== raven ==
// mul_op
module mul_op #(parameter INPUTS = 2,
		parameter OUTPUTS = 1,
		parameter DATA_IN_SIZE = 32,
		parameter DATA_OUT_SIZE = 32)
		(
		input clk,
		input rst,
		input [INPUTS * (DATA_IN_SIZE)- 1 : 0]data_in_bus,
		input [INPUTS - 1 : 0]valid_in_bus,
		output [INPUTS - 1 : 0] ready_in_bus,
		output [OUTPUTS * (DATA_OUT_SIZE) - 1 : 0]data_out_bus,
		output [OUTPUTS - 1 : 0]valid_out_bus,
		input 	[OUTPUTS - 1 : 0] ready_out_bus
);
==> flow/config.mk <==
export PLATFORM = sky130hd
export DESIGN_NAME = mul_op
export DESIGN_NICKNAME = mul_op
export VERILOG_FILES = /design/flow/design.v
export SDC_FILE = /design/flow/constraint.sdc
export NUM_CORES = 4
export LEC_CHECK = 0
export ABC_AREA = 1
export CAP_MARGIN = 20
export CORE_MARGIN = 2
export CORE_UTILIZATION = 72
export CTS_CLUSTER_DIAMETER = 227
export CTS_CLUSTER_SIZE = 10
export SETUP_SLACK_MARGIN = 0.65
export SLEW_MARGIN = 20
==> flow/constraint.sdc <==
create_clock -name core_clock -period 3.52 [get_ports {clk}]
set_input_delay 0.7040 -clock core_clock [delete_from_list [all_inputs] [get_ports {clk}]]
set_output_delay 0.7040 -clock core_clock [all_outputs]
set_load 0.01 [all_outputs]
run.sh (not shown) runs the stock make flow with config.mk's settings and CLKGATE_MAP_FILE=.
[raven] flow finished | final checks: failed | reasons: negative setup slack
Input-level comparison between tundra and raven:
Settings: CTS_CLUSTER_SIZE no longer set, was 10; CORE_UTILIZATION now 40, was 72; ABC_AREA no longer set, was 1; SETUP_SLACK_MARGIN no longer set, was 0.65; CTS_CLUSTER_DIAMETER no longer set, was 227; the clock period (ns, I/O delays scaled along) now 7.52, was 3.52.
Notes after the runs:
The final layout from tundra, which completed every stage, passed the timing, DRC and antenna checks at the end of the flow. Compared with raven, in tundra via count shows a reduction of about 40%, routed wire length shows a reduction of 48%. Taking raven as the reference point, the sequential fraction of the synthesis area of tundra rises by 1.2 points. Summary: area of the core, tundra worse than raven. Diff raven -> tundra: setup slack moved up, maximum frequency moved up. tundra: count of clock-buffer cells in the layout 2 above raven. tundra vs raven — die size climbed by more than half. The run showing the smaller number of non-clock buffers in the layout is tundra.
> inputs changed (tundra -> maple)
Settings: PLACE_DENSITY now 0.92, previously not set; CORE_UTILIZATION now 72, was 40; SETUP_SLACK_MARGIN now -0.17, previously not set; the clock period (ns, I/O delays scaled along) now 6.49, was 7.52.
- Status | tundra and maple | clean except maple
- maple: complete, dirty (negative setup slack)
- Worst setup slack on maple is behind tundra.
- In terms of source-to-sink clock delay at the later pin of the worst-skew pair, tundra and maple differ only marginally.
- From tundra to maple the numbers moved as follows: register-to-register path setup slack lower; number of vias per cell higher; critical path depth higher.
- Utilization, tundra and maple: lower on tundra
- Summary of maple over tundra: share of the clock period used by the worst path after layout went up by 16 points, placement-stage cell area moved up.
- On longest individual stage delay on the worst path: between tundra and maple, it ends up higher for tundra.
- Side by side, wire length of the first global-routing pass turned out higher in maple than in tundra.


Starting RTL as in the previous note.
Design mul_op, start of the top module:
module mul_op #(parameter INPUTS = 2,
		parameter OUTPUTS = 1,
		parameter DATA_IN_SIZE = 32,
		parameter DATA_OUT_SIZE = 32)
		(
		input clk,
		input rst,
		input [INPUTS * (DATA_IN_SIZE)- 1 : 0]data_in_bus,
		input [INPUTS - 1 : 0]valid_in_bus,
		output [INPUTS - 1 : 0] ready_in_bus,
		output [OUTPUTS * (DATA_OUT_SIZE) - 1 : 0]data_out_bus,
		output [OUTPUTS - 1 : 0]valid_out_bus,
		input 	[OUTPUTS - 1 : 0] ready_out_bus
);
	localparam LATENCY = 4;
	wire [2 * DATA_OUT_SIZE - 1 : 0] temp_result;
	wire join_valid;
	wire buff_valid, oehb_valid, oehb_ready;
	wire oehb_dataOut, oehb_datain;
	joinC #(.N(INPUTS)) add_fork(.valid_in(valid_in_bus), .ready_in(ready_in_bus), .valid_out(join_valid), .ready_out(oehb_ready));
	mul_4_stage multiply_unit (.clk(clk), .ce(oehb_ready), .a(data_in_bus[0 * DATA_IN_SIZE +: DATA_IN_SIZE]), .b(data_in_bus[1 * DATA_IN_SIZE +: DATA_IN_SIZE]), .p(data_out_bus[0 * DATA_OUT_SIZE +: DATA_OUT_SIZE]));
	delay_buffer #(.SIZE(LATENCY - 1))delay_buff(.clk(clk), .rst(rst), .valid_in(join_valid), .ready_in(oehb_ready), .valid_out(buff_valid));
	OEHB #(.INPUTS(1), .OUTPUTS(1), .DATA_IN_SIZE(1), .DATA_OUT_SIZE(1)) oehb_buffer (.clk(clk), .rst(rst),
										 .data_in_bus(1'b0), .valid_in_bus(buff_valid), .ready_in_bus(oehb_ready),
										 .data_out_bus(oehb_dataOut), .valid_out_bus(valid_out_bus[0]), .ready_out_bus(ready_out_bus[0]));
endmodule
==> flow/config.mk <==
export PLATFORM = sky130hd
export DESIGN_NAME = mul_op
export DESIGN_NICKNAME = mul_op
export VERILOG_FILES = /design/flow/design.v
export SDC_FILE = /design/flow/constraint.sdc
export NUM_CORES = 4
export LEC_CHECK = 0
export CAP_MARGIN = 20
export CORE_MARGIN = 2
export CORE_UTILIZATION = 72
export PLACE_DENSITY_LB_ADDON = 0.25
export SETUP_SLACK_MARGIN = -0.39
export SLEW_MARGIN = 5
==> flow/constraint.sdc <==
create_clock -name core_clock -period 6.43 [get_ports {clk}]
set_input_delay 1.2860 -clock core_clock [delete_from_list [all_inputs] [get_ports {clk}]]
set_output_delay 1.2860 -clock core_clock [all_outputs]
set_load 0.01 [all_outputs]
The baseline produced a layout that fails on negative setup slack.
Then changed:
Settings changed: CORE_UTILIZATION 72 to 66, PLACE_DENSITY_LB_ADDON 0.25 to unset, SETUP_SLACK_MARGIN -0.39 to unset, SLEW_MARGIN 5 to 20.
Clock period 6.43 ns to 6.53 ns, I/O delays scaled along.
After rerunning:
- The changed run completed and failed the layout checks on negative setup slack
- design area goes up by 2.2%
- global-route usage goes down by 5.0 points
- critical path depth goes up by 1
- core utilization goes down by 5.9 points
- routed wire length goes down by 9.9%
- clock-buffer cell count goes down by 2
- maximum frequency goes up by 1.7%
Then changed:
Settings changed: CORE_UTILIZATION 66 to 72, PLACE_DENSITY_LB_ADDON set to 0.25, SLEW_MARGIN 20 to 40.
- The changed run finished but failed the layout checks on negative setup slack
- cell area fell by 1.4%
- global-route usage increases by 6.8 points


mul_op again, from the RTL that the note above started with.
Settings: LEC_CHECK=0, CAP_MARGIN=40, CORE_MARGIN=2, CORE_UTILIZATION=40, SLEW_MARGIN=20, TNS_END_PERCENT=50; clock period 8.0 ns.
Rerun with:
Settings changed: CAP_MARGIN 40 to 25, CORE_MARGIN 2 to 6, CORE_UTILIZATION 40 to 66, HOLD_SLACK_MARGIN set to 0.25, MIN_ROUTING_LAYER set to met1.
The changed run ran to the end with no violations.
Area after synthesis stays the same.
Via count came out higher by 3.5%.
Setup slack is worse by 0.18 ns.
Final cell count came out lower by 11%.
Routed wire length came out lower by 1.5%.
Global-route usage came out higher by 8.5 points.
Register-to-register slack is worse by 0.18 ns.
Design area came out lower by 2.9%.
Clock-buffer cell count is unchanged.
Rerun with:
Settings changed: CAP_MARGIN 25 to 35, CORE_MARGIN 6 to 2, CORE_UTILIZATION 66 to 40, CTS_CLUSTER_DIAMETER set to 307, CTS_CLUSTER_SIZE set to 98, HOLD_SLACK_MARGIN 0.25 to not set, MIN_ROUTING_LAYER met1 to not set, PLACE_DENSITY set to 0.35, TNS_END_PERCENT 50 to 30.
Result: Cell count went up by 13%; wire length went up by 13%; sequential share of layout area went down by 0.56 points.
Rerun with:
Settings changed: CTS_CLUSTER_SIZE 98 to 46, PLACE_DENSITY 0.35 to not set, PLACE_DENSITY_LB_ADDON set to 0.25, TNS_END_PERCENT 30 to not set.
Effect: Worst hold slack hardly moves. Cell area barely changes. Sequential share of layout area barely changes. Global-route usage went down by 2.0 points. Synthesized cell count does not change. Count of clock-buffer cells in the layout rises by 1. Setup slack loses 0.091 ns. Via count is higher by 0.41%. Synthesized area stays the same.
Rerun with:
Settings changed: CORE_UTILIZATION 40 to 72, CTS_CLUSTER_SIZE 46 to 97, PLACE_DENSITY set to 0.35, PLACE_DENSITY_LB_ADDON 0.25 to not set.
Core utilization went up by 35 points.
Sequential cell count is unchanged.
Wire length shrinks slightly.
Setup slack is worse by 0.13 ns.
Cell count decreases by roughly a tenth.
Synthesized cell count does not change.
Rerun with:
Settings changed: CAP_MARGIN 35 to 0, CELL_PAD_IN_SITES_GLOBAL_PLACEMENT set to 3, CORE_UTILIZATION 72 to 40, CTS_CLUSTER_SIZE 97 to 46, PLACE_DENSITY 0.35 to not set, PLACE_DENSITY_LB_ADDON set to 0.25, TNS_END_PERCENT set to 25.
The changed run finished clean.
Hold slack degrades by 0.0051 ns.
Synthesized cell count stays the same.
Clock skew rises by 0.0050 ns.
Worst setup slack improves by 0.094 ns.
Critical path depth falls by 2.


The RTL this note starts from:
==> flow/design.v <==
module joinC #(parameter N = 5)(
	input [N - 1 : 0] valid_in,
	output reg  [N - 1 : 0] ready_in,
	output valid_out,
	input ready_out
);
	assign valid_out = &valid_in; 
	reg[N - 1 : 0] singleValid;
	integer i, j;
	always @(*)begin
		for(i = 0; i < N; i = i + 1)begin
			singleValid[i] = 1;
			for(j = 0; j < N; j = j + 1)
				if(i != j)
					singleValid[i] = singleValid[i] & valid_in[j];
		end
		for(i = 0; i < N; i = i + 1)begin
			ready_in[i] = singleValid[i] & ready_out;
		end
	end
endmodule
module OEHB #(parameter INPUTS = 1,
		parameter OUTPUTS = 1,
		parameter DATA_IN_SIZE = 32,
		parameter DATA_OUT_SIZE = 32)
	(
		input clk,
		input rst,
		input [INPUTS * (DATA_IN_SIZE)- 1 : 0]data_in_bus,
		input [INPUTS - 1 : 0]valid_in_bus,
		output [INPUTS - 1 : 0] ready_in_bus,
		output [OUTPUTS * (DATA_OUT_SIZE) - 1 : 0]data_out_bus,
		output reg [OUTPUTS - 1 : 0]valid_out_bus,
		input 	[OUTPUTS - 1 : 0] ready_out_bus
);
	wire reg_en;
	reg [DATA_IN_SIZE - 1 : 0] data_reg;
	always@(posedge clk, posedge rst)
		if(rst)
			valid_out_bus[0] <= 0;
		else
			valid_out_bus[0] <= valid_in_bus[0] | ~ready_in_bus[0];
	always@(posedge clk, posedge rst)
		if(rst)
			data_reg <= 0;
		else if(reg_en)
			data_reg <= data_in_bus[0 * DATA_IN_SIZE +: DATA_IN_SIZE];
	assign data_out_bus[0 * DATA_OUT_SIZE +: DATA_OUT_SIZE] = data_reg;
	assign ready_in_bus[0] = ~valid_out_bus[0] | ready_out_bus[0];
	assign reg_en = ready_in_bus[0] & valid_in_bus[0];
endmodule
module delay_buffer #(parameter SIZE = 32) (
	input clk, rst,
	input valid_in, ready_in,
	output valid_out
);
	reg [SIZE - 1 : 0] shift_reg;
	always @(posedge clk)begin
		if(ready_in | rst)
			shift_reg[0] <= valid_in;
	end
	always @(posedge clk)begin
		if(rst)
			shift_reg[SIZE - 1 : 1] <= 0;
		else if(ready_in)
			shift_reg[SIZE - 1 : 1] <= shift_reg[SIZE - 2 : 0];
	end
	assign valid_out = shift_reg[SIZE - 1];
endmodule
module mul_4_stage (
	input clk, ce,
	input[31 : 0] a,
	input [31 : 0] b,
	output [31 : 0] p
);
	reg [31 : 0] a_reg, b_reg, q0, q1, q2;
	wire [63 : 0] mul_wire;
	assign mul_wire = a_reg * b_reg;
	wire [31 : 0] mul;
	assign mul = mul_wire[31 : 0];
	always @(posedge clk)
		if(ce)begin
			a_reg <= a;
			b_reg <= b;
			q0 <= mul;
			q1 <= q0;
			q2 <= q1;
		end
	assign p = q2;
endmodule
module mul_op #(parameter INPUTS = 2,
		parameter OUTPUTS = 1,
		parameter DATA_IN_SIZE = 32,
		parameter DATA_OUT_SIZE = 32)
		(
		input clk,
		input rst,
		input [INPUTS * (DATA_IN_SIZE)- 1 : 0]data_in_bus,
		input [INPUTS - 1 : 0]valid_in_bus,
		output [INPUTS - 1 : 0] ready_in_bus,
		output [OUTPUTS * (DATA_OUT_SIZE) - 1 : 0]data_out_bus,
		output [OUTPUTS - 1 : 0]valid_out_bus,
		input 	[OUTPUTS - 1 : 0] ready_out_bus
);
	localparam LATENCY = 4;
	wire [2 * DATA_OUT_SIZE - 1 : 0] temp_result;
	wire join_valid;
	wire buff_valid, oehb_valid, oehb_ready;
	wire oehb_dataOut, oehb_datain;
	joinC #(.N(INPUTS)) add_fork(.valid_in(valid_in_bus), .ready_in(ready_in_bus), .valid_out(join_valid), .ready_out(oehb_ready));
	mul_4_stage multiply_unit (.clk(clk), .ce(oehb_ready), .a(data_in_bus[0 * DATA_IN_SIZE +: DATA_IN_SIZE]), .b(data_in_bus[1 * DATA_IN_SIZE +: DATA_IN_SIZE]), .p(data_out_bus[0 * DATA_OUT_SIZE +: DATA_OUT_SIZE]));
	delay_buffer #(.SIZE(LATENCY - 1))delay_buff(.clk(clk), .rst(rst), .valid_in(join_valid), .ready_in(oehb_ready), .valid_out(buff_valid));
	OEHB #(.INPUTS(1), .OUTPUTS(1), .DATA_IN_SIZE(1), .DATA_OUT_SIZE(1)) oehb_buffer (.clk(clk), .rst(rst),
										 .data_in_bus(1'b0), .valid_in_bus(buff_valid), .ready_in_bus(oehb_ready),
										 .data_out_bus(oehb_dataOut), .valid_out_bus(valid_out_bus[0]), .ready_out_bus(ready_out_bus[0]));
endmodule
clock: 12.9 ns
lec_check: 0
cap_margin: 20
cell_pad_in_sites_global_placement: 1
core_aspect_ratio: 0.5
core_margin: 7
core_utilization: 61
cts_cluster_diameter: 240
cts_cluster_size: 99
min_routing_layer: met1
place_density: 0.43
setup_slack_margin: 2.64
slew_margin: 20
tns_end_percent: 30
The starting point ran to the end with no violations.
Change:
Settings changed: CELL_PAD_IN_SITES_GLOBAL_PLACEMENT 1 to unset, CORE_ASPECT_RATIO 0.5 to unset, CORE_MARGIN 7 to 2, CORE_UTILIZATION 61 to 10, CTS_CLUSTER_DIAMETER 240 to unset, CTS_CLUSTER_SIZE 99 to unset, MIN_ROUTING_LAYER met1 to unset, PLACE_DENSITY 0.43 to unset, SETUP_SLACK_MARGIN 2.64 to unset, TNS_END_PERCENT 30 to unset.
Clock period 12.9 ns to 8.92 ns, I/O delays scaled along.
After rerunning: Global-route usage came out lower by 21 points.
Change:
Settings changed: CORE_UTILIZATION 10 to 40.
Clock period 8.92 ns to 4.99 ns, I/O delays scaled along.
This time the run completed, yet does not pass: setup timing. Via count grows by 6.7%. Register-to-register slack loses 3.4 ns. Utilization grows by 38 points. Fmax grows by 8.5%. Clock skew shrinks by 0.0093 ns. Worst setup slack loses 3.4 ns. Cell count shrinks by 38%. Cell area grows by 1.1%. Global-route usage grows by 14 points. Non-clock buffer count grows by 251.
Change:
Settings changed: CORE_UTILIZATION 40 to 57.
Clock period 4.99 ns to 7.52 ns, I/O delays scaled along.
Outcome:
- The new run completed with no timing, DRC or antenna violations
- cell area is lower by about 11%
- routed wire length shrinks by 2.4%
- hold slack barely changes
- final cell count is lower by about 15%
